==> flow/design.v (excerpt) <==
module non_restoring_divider #(
    parameter DATA_WIDTH = 32
) (
    input  logic                    clk_i,
    input  logic                    clk_en_i,
    input  logic                    rst_n_i,
    input  logic [DATA_WIDTH - 1:0] dividend_i,
    input  logic [DATA_WIDTH - 1:0] divisor_i,
    input  logic                    data_valid_i,
    output logic [DATA_WIDTH - 1:0] quotient_o,
    output logic [DATA_WIDTH - 1:0] remainder_o,
    output logic                    divide_by_zero_o,
    output logic                    data_valid_o,
    output logic                    idle_o
);
make LEC_CHECK=0 CAP_MARGIN=25 CELL_PAD_IN_SITES_DETAIL_PLACEMENT=0 CELL_PAD_IN_SITES_GLOBAL_PLACEMENT=0 CORE_ASPECT_RATIO=0.5 CORE_MARGIN=2 CORE_UTILIZATION=59 CTS_CLUSTER_DIAMETER=356 CTS_CLUSTER_SIZE=98 GPL_ROUTABILITY_DRIVEN=0 GPL_TIMING_DRIVEN=1 PLACE_DENSITY=0.65 SLEW_MARGIN=20 TNS_END_PERCENT=10 finish   # period 6.55 ns
run.sh (not shown) runs the stock make flow with config.mk's settings and CLKGATE_MAP_FILE=.
Rerun with:
CELL_PAD_IN_SITES_DETAIL_PLACEMENT = 2   (was 0)
CORE_ASPECT_RATIO = default   (was 0.5)
CORE_UTILIZATION = 36   (was 59)
CTS_CLUSTER_DIAMETER = default   (was 356)
CTS_CLUSTER_SIZE = default   (was 98)
GPL_ROUTABILITY_DRIVEN = default   (was 0)
GPL_TIMING_DRIVEN = 0   (was 1)
PLACE_DENSITY = default   (was 0.65)
PLACE_DENSITY_LB_ADDON = 0.15   (was default)
What happened:
- fmax fell by 13%
- global-route usage came out lower by 0.82 points
- power rose by 8.3%
- clock skew grows by 7.3 ps
- worst hold slack gets better by 43 ps
- count of clock-buffer cells in the layout does not change
- utilization drops by 26 points
Rerun with:
CAP_MARGIN = 20   (was 25)
CELL_PAD_IN_SITES_DETAIL_PLACEMENT = default   (was 2)
CELL_PAD_IN_SITES_GLOBAL_PLACEMENT = default   (was 0)
CORE_UTILIZATION = 40   (was 36)
GPL_TIMING_DRIVEN = default   (was 0)
PLACE_DENSITY_LB_ADDON = default   (was 0.15)
TNS_END_PERCENT = default   (was 10)
clock period = 5.24 ns   (was 6.55 ns; I/O delays follow)
Outcome: Via count went down by roughly a tenth. Sequential cell count stays the same. Combinational power went up by a little under a tenth. Setup slack is worse by 160 ps. Clock-buffer cell count stays the same. Power went up by about a fifth. Synthesized area is unchanged. Wire length went down by a quarter to a third. Core utilization went up by 3.8 points. Die size went down by roughly a tenth.
Rerun with:
CORE_UTILIZATION = 62   (was 40)
CTS_CLUSTER_DIAMETER = 234   (was default)
CTS_CLUSTER_SIZE = 100   (was default)
clock period = 3.87 ns   (was 5.24 ns; I/O delays follow)
After rerunning: The changed run produced a layout that fails on setup timing; utilization went up by 42 points; final area increases by about a fifth; die area came out lower by a quarter to a third; wire length went up by well over a third; total power increases by well over a third; synthesized area is unchanged; hold slack is better by 44 ps; clock-buffer cell count rose by 1.

* * *

non_restoring_divider again, from the RTL that the note above started with.
export LEC_CHECK = 0
export ABC_AREA = 1
export CAP_MARGIN = 20
export CORE_ASPECT_RATIO = 0.5
export CORE_MARGIN = 2
export CORE_UTILIZATION = 72
export CTS_CLUSTER_DIAMETER = 280
export CTS_CLUSTER_SIZE = 97
export SETUP_SLACK_MARGIN = 0.99
export SLEW_MARGIN = 20
export TNS_END_PERCENT = 10
create_clock -name core_clock -period 4.5 [get_ports {clk_i}]
The starting point stopped in 5_1_grt with ODB-0269.
Change:
Settings changed: ABC_AREA 1 to not set, CORE_ASPECT_RATIO 0.5 to not set, CORE_UTILIZATION 72 to 58, CTS_CLUSTER_DIAMETER 280 to not set, CTS_CLUSTER_SIZE 97 to not set, SETUP_SLACK_MARGIN 0.99 to not set, TNS_END_PERCENT 10 to not set.
Clock period 4.5 ns to 3.69 ns, I/O delays scaled along.
Effect: Now the flow reached the layout checks and failed them: negative setup slack; synthesized area is lower by about a fifth; die size rises slightly; synthesized cell count came out lower by well over a third.
Change:
Settings changed: CORE_UTILIZATION 58 to 38, CTS_CLUSTER_SIZE set to 60.
Clock period 3.69 ns to 6.0 ns, I/O delays scaled along.
Effect: Now the flow passed the timing, DRC and antenna checks. Total power shrinks by 54%. Cell area came out lower by about 22%. Synthesized cell count stays the same. Worst setup slack is better by 1.7 ns. Die size grows by 51%. Clock-buffer cell count drops by 1. Wire length is lower by 39%. Combinational power drops by about 70%. Clock skew hardly moves.
Change:
Settings changed: CORE_ASPECT_RATIO set to 0.5, CORE_UTILIZATION 38 to 58, CTS_CLUSTER_DIAMETER set to 275, CTS_CLUSTER_SIZE 60 to 98, SETUP_SLACK_MARGIN set to -0.27, TNS_END_PERCENT set to 15.
Hold slack gets worse by 0.017 ns.
Clock power fell by a few percent.
Non-clock buffer count decreases by 1.
Final area decreases slightly.
Critical path depth drops by 1.
Setup slack degrades by 0.010 ns.
Wire length falls by a few percent.
Final cell count fell by a few percent.
Change:
Settings changed: CORE_ASPECT_RATIO 0.5 to not set, CORE_UTILIZATION 58 to 52, CTS_CLUSTER_DIAMETER 275 to not set, CTS_CLUSTER_SIZE 98 to not set, SETUP_SLACK_MARGIN -0.27 to not set, TNS_END_PERCENT 15 to not set.
Clock period 6.0 ns to 4.58 ns, I/O delays scaled along.
Worst setup slack got worse by 0.70 ns.
Sequential cell count stays the same.
Clock skew stays flat.
Change:
Settings changed: CORE_UTILIZATION 52 to 72, CTS_CLUSTER_DIAMETER set to 134, CTS_CLUSTER_SIZE set to 97, SETUP_SLACK_MARGIN set to 1.3, TNS_END_PERCENT set to 10.
What happened:
- Now the flow failed in 5_1_grt (GRT-0232)
- die size goes down by 27%
- area after synthesis stays the same
- synthesized cell count is unchanged
No activity file was given, so power comes from the tool's default toggle rates.
